==> branch amber <==
Design day3_part2_top, start of the top module:
module day3_part2_top( clk, rst, rom_addr, rom_data, sum, done );
==> flow/config.mk <==
export PLATFORM = sky130hd
export DESIGN_NAME = day3_part2_top
export DESIGN_NICKNAME = day3_part2_top
export VERILOG_FILES = /design/flow/design.v
export SDC_FILE = /design/flow/constraint.sdc
export NUM_CORES = 4
export LEC_CHECK = 0
export ABC_AREA = 0
export CAP_MARGIN = 20
export CORE_MARGIN = 2
export CORE_UTILIZATION = 70
export CTS_CLUSTER_DIAMETER = 201
export CTS_CLUSTER_SIZE = 30
export SLEW_MARGIN = 20
==> flow/constraint.sdc <==
create_clock -name core_clock -period 1.83 [get_ports {clk}]
set_input_delay 0.3660 -clock core_clock [delete_from_list [all_inputs] [get_ports {clk}]]
set_output_delay 0.3660 -clock core_clock [all_outputs]
set_load 0.01 [all_outputs]
run.sh (not shown) runs the stock make flow with config.mk's settings and CLKGATE_MAP_FILE=.
==> inputs of branch willow, as changes to branch amber <==
CELL_PAD_IN_SITES_GLOBAL_PLACEMENT = 0   (was default)
CORE_UTILIZATION = 71   (was 70)
CTS_CLUSTER_DIAMETER = 204   (was 201)
CTS_CLUSTER_SIZE = 58   (was 30)
GPL_ROUTABILITY_DRIVEN = 1   (was default)
GPL_TIMING_DRIVEN = 1   (was default)
MIN_ROUTING_LAYER = met1   (was default)
PLACE_DENSITY_LB_ADDON = 0.29   (was default)
SLEW_MARGIN = 40   (was 20)
TNS_END_PERCENT = 65   (was default)
==> inputs of branch pepper, as changes to branch amber <==
ABC_AREA = default   (was 0)
CORE_UTILIZATION = 64   (was 70)
CTS_CLUSTER_DIAMETER = default   (was 201)
CTS_CLUSTER_SIZE = default   (was 30)
==> flow/constraint.sdc (replaced) <==
create_clock -name core_clock -period 2.7 [get_ports {clk}]
set_input_delay 0.5400 -clock core_clock [delete_from_list [all_inputs] [get_ports {clk}]]
set_output_delay 0.5400 -clock core_clock [all_outputs]
set_load 0.01 [all_outputs]
==> comparison table <==
quantity	branch willow	branch pepper	branch amber
Worst Setup Slack post-DPL	-1.04 ns	-0.319 ns	-0.976 ns
Die area	19100 µm²	21200 µm²	19400 µm²
Number of cells in the design after placement	1943	1825	1959
Share of flip-flops with an asynchronous set or reset	0	0	0
Final weighted congestion in routability-driven placement	0.928	0.897	0.889
Number of cells upsized or downsized after cts	301	2	-
Area fraction of the dominant cell type after synthesis	0.497	0.497	0.497
# clock sinks	318	318	-
# Post-CTS Setup Buffers	26	1	-
Result of the run	aborted with a tool error	timing/DRC/antenna clean	aborted with a tool error
Failing step	global routing	-	clock tree synthesis
Die outline height	138 µm	146 µm	139 µm
Hpwl dp	28.2 mm	23.8 mm	26.8 mm
Clock Tree Buf Depth	3	3	-
Die Wd	138 µm	146 µm	139 µm
Area of the core	17800 µm²	19600 µm²	18000 µm²
Library cell used as clock root buffer	sky130_fd_sc_hd__clkbuf_16	sky130_fd_sc_hd__clkbuf_16	-
Number of buffers inserted during clock tree synthesis	9	34	-
Port buffer count	56	56	56
Total of hold buffers inserted after clock tree synthesis	0	0	-
Num rows	49	51	49
H-Tree Depth	1	2	-
Effective utilization at floorplan	0.719	0.654	0.714
Placed Instance Area	15700 µm²	14300 µm²	15900 µm²

==> 08-09 <==
Starting RTL as in the previous note.
==> flow/design.v (excerpt) <==
module day3_part2_top( clk, rst, rom_addr, rom_data, sum, done );
export LEC_CHECK = 0
export ABC_AREA = 0
export CAP_MARGIN = 20
export CORE_MARGIN = 2
export CORE_UTILIZATION = 70
export CTS_CLUSTER_DIAMETER = 201
export CTS_CLUSTER_SIZE = 15
export HOLD_SLACK_MARGIN = -0.09
export PLACE_DENSITY_LB_ADDON = 0.28
export SLEW_MARGIN = 20
create_clock -name core_clock -period 1.83 [get_ports {clk}]
==> 12-10: changes against 08-09 <==
==> flow/config.mk (replaced) <==
export PLATFORM = sky130hd
export DESIGN_NAME = day3_part2_top
export DESIGN_NICKNAME = day3_part2_top
export VERILOG_FILES = /design/flow/design.v
export SDC_FILE = /design/flow/constraint.sdc
export NUM_CORES = 4
export LEC_CHECK = 0
export CAP_MARGIN = 20
export CORE_MARGIN = 2
export CORE_UTILIZATION = 40
export SLEW_MARGIN = 20
==> flow/constraint.sdc (replaced) <==
create_clock -name core_clock -period 4.0 [get_ports {clk}]
set_input_delay 0.8000 -clock core_clock [delete_from_list [all_inputs] [get_ports {clk}]]
set_output_delay 0.8000 -clock core_clock [all_outputs]
set_load 0.01 [all_outputs]
==> 06-11: changes against 08-09 <==
==> flow/config.mk (replaced) <==
export PLATFORM = sky130hd
export DESIGN_NAME = day3_part2_top
export DESIGN_NICKNAME = day3_part2_top
export VERILOG_FILES = /design/flow/design.v
export SDC_FILE = /design/flow/constraint.sdc
export NUM_CORES = 4
export LEC_CHECK = 0
export CAP_MARGIN = 20
export CORE_MARGIN = 2
export CORE_UTILIZATION = 30
export SLEW_MARGIN = 20
==> flow/constraint.sdc (replaced) <==
create_clock -name core_clock -period 3.29 [get_ports {clk}]
set_input_delay 0.6580 -clock core_clock [delete_from_list [all_inputs] [get_ports {clk}]]
set_output_delay 0.6580 -clock core_clock [all_outputs]
set_load 0.01 [all_outputs]
==> 06-07: changes against 08-09 <==
--- a/flow/config.mk
+++ b/flow/config.mk
@@ -9,8 +9,6 @@
 export CAP_MARGIN = 20
 export CORE_MARGIN = 2
-export CORE_UTILIZATION = 70
-export CTS_CLUSTER_DIAMETER = 201
-export CTS_CLUSTER_SIZE = 15
-export HOLD_SLACK_MARGIN = -0.09
-export PLACE_DENSITY_LB_ADDON = 0.28
+export CORE_UTILIZATION = 68
+export CTS_CLUSTER_DIAMETER = 203
+export CTS_CLUSTER_SIZE = 30
 export SLEW_MARGIN = 20
==> flow/constraint.sdc (replaced) <==
create_clock -name core_clock -period 1.87 [get_ports {clk}]
set_input_delay 0.3740 -clock core_clock [delete_from_list [all_inputs] [get_ports {clk}]]
set_output_delay 0.3740 -clock core_clock [all_outputs]
set_load 0.01 [all_outputs]
==> qor summary <==
|  | 06-07 | 08-09 | 12-10 | 06-11 |
|---|---|---|---|---|
| Outcome | did not finish | did not finish | timing/DRC/antenna clean | timing/DRC/antenna clean |
| Stage where the flow stopped | 5_1_grt | 4_1_cts | - | - |
| Reported sequential group power | - | - | 0.00318 W | 0.00387 W |
| Latest clock arrival within the worst-skew pair | - | - | 0.52 ns | 0.53 ns |
| Total area of multi-input combinational cells | - | - | 0.006070 sq mm | 0.006065 sq mm |
| H-tree levels | 1 | - | 2 | 2 |
| CP Data Required Time | - | - | 4.45 ns | 3.74 ns |
| Worst slack after detailed placement | -0.9807 ns | -1.027 ns | 0.3674 ns | 0.05953 ns |
| Wirelength per Cell | - | - | 17.37 um | 16.62 um |
| FF/Latch Area | - | - | 0.006367 sq mm | 0.006367 sq mm |
| Crit path largest cell delay | - | - | 0.50 ns | 0.54 ns |
| Total via count in the routed design | - | - | 10890 | 10990 |
| Placeable Area | 0.01858 sq mm | 0.01796 sq mm | 0.03156 sq mm | 0.04204 sq mm |
| Net load switching power | - | - | 0.001400 W | 0.001737 W |

==> inputs of v4 <==
day3_part2_top again, from the RTL that the note above started with.
## day3_part2_top
module day3_part2_top( clk, rst, rom_addr, rom_data, sum, done );
    input clk;
    input rst;
    output [13:0] rom_addr;
    input [7:0] rom_data;
    output [31:0] sum;
    output done;
    reg [13:0] addr;
    wire [7:0] rom_out;
    reg [63:0] sub_group1;
    reg [63:0] sub_group2;
    reg [63:0] sub_group3;
    reg [63:0] comparator;
    reg [7:0] value;
    reg [31:0] sum_triples;
    localparam READ_1 = 3'b000, READ_2 = 3'b001, READ_3 = 3'b010, COMPARE = 3'b011, GET_VAL = 3'b100, CHECK = 3'b101, DONE = 3'b110;
    reg [2:0] state;
    reg int_done;
    assign sum = sum_triples;
    assign done = int_done;
    assign rom_addr = addr;
    assign rom_out = rom_data;
    always @ (posedge clk)
    begin
    if (rst)
    begin
        addr <= 14'b0;
        sub_group1 <= 64'b0;
        sub_group2 <= 64'b0;
        sub_group3 <= 64'b0;
        comparator <= 64'b0;
        value <= 8'b0;
        sum_triples <= 32'b0;
        state <= READ_1;
        int_done <= 1'b0;
    end
    else
    case (state)
    READ_1:
    begin
        addr <= addr + 1;
        if (rom_out == 8'b0)
            state <= READ_2;
        else
            sub_group1[rom_out] <= 1'b1;
    end
    READ_2:
    begin
        addr <= addr + 1;
        if (rom_out == 8'b0)
            state <= READ_3;
        else
            sub_group2[rom_out] <= 1'b1;
    end
    READ_3:
    begin
        addr <= addr + 1;
        if (rom_out == 8'b0)
            state <= COMPARE;
        else
            sub_group3[rom_out] <= 1'b1;
    end
    COMPARE:
    begin
        comparator <= sub_group1 & sub_group2 & sub_group3;
        if ((sub_group1 & sub_group2 & sub_group3) != 64'b0)
        begin
  ...
Settings: LEC_CHECK=0, CAP_MARGIN=20, CORE_MARGIN=2, CORE_UTILIZATION=40, SLEW_MARGIN=20; clock period 3.29 ns.
==> inputs of v3, as changes to v4 <==
Settings changed: ABC_AREA set to 0, CAP_MARGIN 20 to 0, CORE_ASPECT_RATIO set to 0.74, CORE_MARGIN 2 to 9, CORE_UTILIZATION 40 to 46, MIN_ROUTING_LAYER set to met2.
==> flow/constraint.sdc (replaced) <==
create_clock -name core_clock -period 4.0 [get_ports {clk}]
set_input_delay 0.8000 -clock core_clock [delete_from_list [all_inputs] [get_ports {clk}]]
set_output_delay 0.8000 -clock core_clock [all_outputs]
set_load 0.01 [all_outputs]
==> inputs of v32, as changes to v4 <==
Settings changed: CAP_MARGIN 20 to 35, CORE_MARGIN 2 to 9.
==> flow/constraint.sdc (replaced) <==
create_clock -name core_clock -period 4.0 [get_ports {clk}]
set_input_delay 0.8000 -clock core_clock [delete_from_list [all_inputs] [get_ports {clk}]]
set_output_delay 0.8000 -clock core_clock [all_outputs]
set_load 0.01 [all_outputs]
==> comparison <==
v3 completed with no timing, DRC or antenna violations. v4 finished with timing, DRC and antenna clean. v32 passed the timing, DRC and antenna checks.
Against v3, the power of v32 is larger by 4.0%.
Area after synthesis is the same in v32 and v3.
In v3 the clock power is lower than in v4, by 20%.
Non-clock buffer count: v4 is higher than v32 (22).

==> juniper: inputs <==
==> flow/design.v <==
`timescale 1ns / 1ps
module day3_part2_top( clk, rst, rom_addr, rom_data, sum, done );
    input clk;
    input rst;
    output [13:0] rom_addr;
    input [7:0] rom_data;
    output [31:0] sum;
    output done;
    reg [13:0] addr;
    wire [7:0] rom_out;
    reg [63:0] sub_group1;
    reg [63:0] sub_group2;
    reg [63:0] sub_group3;
    reg [63:0] comparator;
    reg [7:0] value;
    reg [31:0] sum_triples;
    localparam READ_1 = 3'b000, READ_2 = 3'b001, READ_3 = 3'b010, COMPARE = 3'b011, GET_VAL = 3'b100, CHECK = 3'b101, DONE = 3'b110;
    reg [2:0] state;
    reg int_done;
    assign sum = sum_triples;
    assign done = int_done;
    assign rom_addr = addr;
    assign rom_out = rom_data;
    always @ (posedge clk)
    begin
    if (rst)
    begin
        addr <= 14'b0;
        sub_group1 <= 64'b0;
        sub_group2 <= 64'b0;
        sub_group3 <= 64'b0;
        comparator <= 64'b0;
        value <= 8'b0;
        sum_triples <= 32'b0;
        state <= READ_1;
        int_done <= 1'b0;
    end
    else
    case (state)
    READ_1:
    begin
        addr <= addr + 1;
        if (rom_out == 8'b0)
            state <= READ_2;
        else
            sub_group1[rom_out] <= 1'b1;
    end
    READ_2:
    begin
        addr <= addr + 1;
        if (rom_out == 8'b0)
            state <= READ_3;
        else
            sub_group2[rom_out] <= 1'b1;
    end
    READ_3:
    begin
        addr <= addr + 1;
        if (rom_out == 8'b0)
            state <= COMPARE;
        else
            sub_group3[rom_out] <= 1'b1;
    end
    COMPARE:
    begin
        comparator <= sub_group1 & sub_group2 & sub_group3;
        if ((sub_group1 & sub_group2 & sub_group3) != 64'b0)
        begin
            value <= 8'b0;
            state <= GET_VAL;
        end
        else
        begin
            state <= CHECK;
        end
    end
    GET_VAL:
    begin
        comparator <= comparator >> 1;
        value <= value + 1;
        if (comparator == 1'b1)
        begin
            state <= CHECK;
            sum_triples <= sum_triples + value;
        end
    end
    CHECK:
    begin
        if (rom_out == 8'b0)
            state <= DONE;
        else
        begin
            state <= READ_1;
            sub_group1 <= 64'b0;
            sub_group2 <= 64'b0;
            sub_group3 <= 64'b0;
            comparator <= 64'b0;
        end
    end
    DONE:
    begin
        int_done <= 1'b1;
    end
    endcase
    end
endmodule
==> flow/run.sh <==
#!/bin/bash
# the make line also repeats each setting of config.mk as NAME=value (left out here)
make -C /OpenROAD-flow-scripts/flow DESIGN_CONFIG=/design/flow/config.mk WORK_HOME=/design/flow/orfs CLKGATE_MAP_FILE= finish
==> flow/config.mk <==
export PLATFORM = sky130hd
export DESIGN_NAME = day3_part2_top
export DESIGN_NICKNAME = day3_part2_top
export VERILOG_FILES = /design/flow/design.v
export SDC_FILE = /design/flow/constraint.sdc
export NUM_CORES = 4
export LEC_CHECK = 0
export ABC_AREA = 0
export CAP_MARGIN = 20
export CELL_PAD_IN_SITES_GLOBAL_PLACEMENT = 0
export CORE_MARGIN = 2
export CORE_UTILIZATION = 72
export CTS_CLUSTER_DIAMETER = 204
export CTS_CLUSTER_SIZE = 58
export GPL_ROUTABILITY_DRIVEN = 1
export GPL_TIMING_DRIVEN = 1
export MIN_ROUTING_LAYER = met1
export PLACE_DENSITY_LB_ADDON = 0.29
export SLEW_MARGIN = 40
export TNS_END_PERCENT = 65
==> flow/constraint.sdc <==
create_clock -name core_clock -period 1.83 [get_ports {clk}]
set_input_delay 0.3660 -clock core_clock [delete_from_list [all_inputs] [get_ports {clk}]]
set_output_delay 0.3660 -clock core_clock [all_outputs]
set_load 0.01 [all_outputs]
==> inputs of violet, as changes to juniper <==
Settings changed: CELL_PAD_IN_SITES_GLOBAL_PLACEMENT 0 to unset, CORE_ASPECT_RATIO set to 0.69, CTS_CLUSTER_DIAMETER 204 to 371, CTS_CLUSTER_SIZE 58 to 97, GPL_ROUTABILITY_DRIVEN 1 to unset, GPL_TIMING_DRIVEN 1 to unset, MIN_ROUTING_LAYER met1 to unset, PLACE_DENSITY set to 0.41, PLACE_DENSITY_LB_ADDON 0.29 to unset, SLEW_MARGIN 40 to 20, TNS_END_PERCENT 65 to unset.
==> inputs of sierra, as changes to juniper <==
Settings changed: CELL_PAD_IN_SITES_GLOBAL_PLACEMENT 0 to unset, CORE_UTILIZATION 72 to 71, CTS_CLUSTER_DIAMETER 204 to 205, CTS_CLUSTER_SIZE 58 to 15, GPL_ROUTABILITY_DRIVEN 1 to unset, GPL_TIMING_DRIVEN 1 to unset, MIN_ROUTING_LAYER met1 to unset, PLACE_DENSITY set to 0.74, PLACE_DENSITY_LB_ADDON 0.29 to unset, SLEW_MARGIN 40 to 20, TNS_END_PERCENT 65 to unset.
==> results.txt <==
Figures from the flow reports.

Place:
- The run puts the pre-CTS setup slack at -1020 ps.
- RePlAce ended its routability-driven mode at a weighted congestion of 0.925.
- The run gives the total placed cells including tap cells as 1958.

Run status:
- The run stopped with a tool error.
- Per the run summary, the flow got no further than clock tree synthesis (4_1_cts).
- The tool reported: "[ERROR DPL-0038] Utilization greater than 100%, impossible to legalize".

Floorplan:
- The run gives the area of the die as 19100 µm².
- Per the OpenROAD floorplan log, the area of the core is 17800 µm².
- The run gives the number of core rows as between 40 and 50.
the above is filed under sierra

==> results.txt <==
Figures from the flow reports.

Run status:
- The flow did not finish.
- The run gives the stage at which the flow ended as clock tree synthesis (4_1_cts).
- The first error in the log reads "[ERROR DPL-0038] Utilization greater than 100%, impossible to legalize".

Place:
- The run gives the placer congestion estimate as 0.949.
- The run gives the pre-CTS setup slack as -1050 ps.

Floorplan:
- The region available for standard cell placement spans between 15000 and 20000 µm².
the above is filed under violet

==> results.txt <==
Figures from the flow reports.

Run status:
- The flow stopped in clock tree synthesis (4_1_cts).
- The flow did not finish.
- The tool reported: "[ERROR DPL-0033] detailed placement checks failed during check placement".

Place:
- The run gives the placer congestion estimate as slightly above 0.9.
- The run gives the total placed cells including tap cells as 1933.
- The run puts the pre-CTS setup slack at -1020 ps.

Floorplan:
- The run puts the area of the core at 17400 µm².
- The run puts the area of the die at 18900 µm².

Logic synthesis:
- The run gives the most common cell in the netlist as sky130_fd_sc_hd__dfxtp_1.
- Of the post-synthesis cell area, the dominant cell type holds 0.497.
- The run gives the main flop type as sky130_fd_sc_hd__dfxtp_1.
the above is filed under juniper

Power figures rest on the tool's default switching activity, not on a simulated workload.
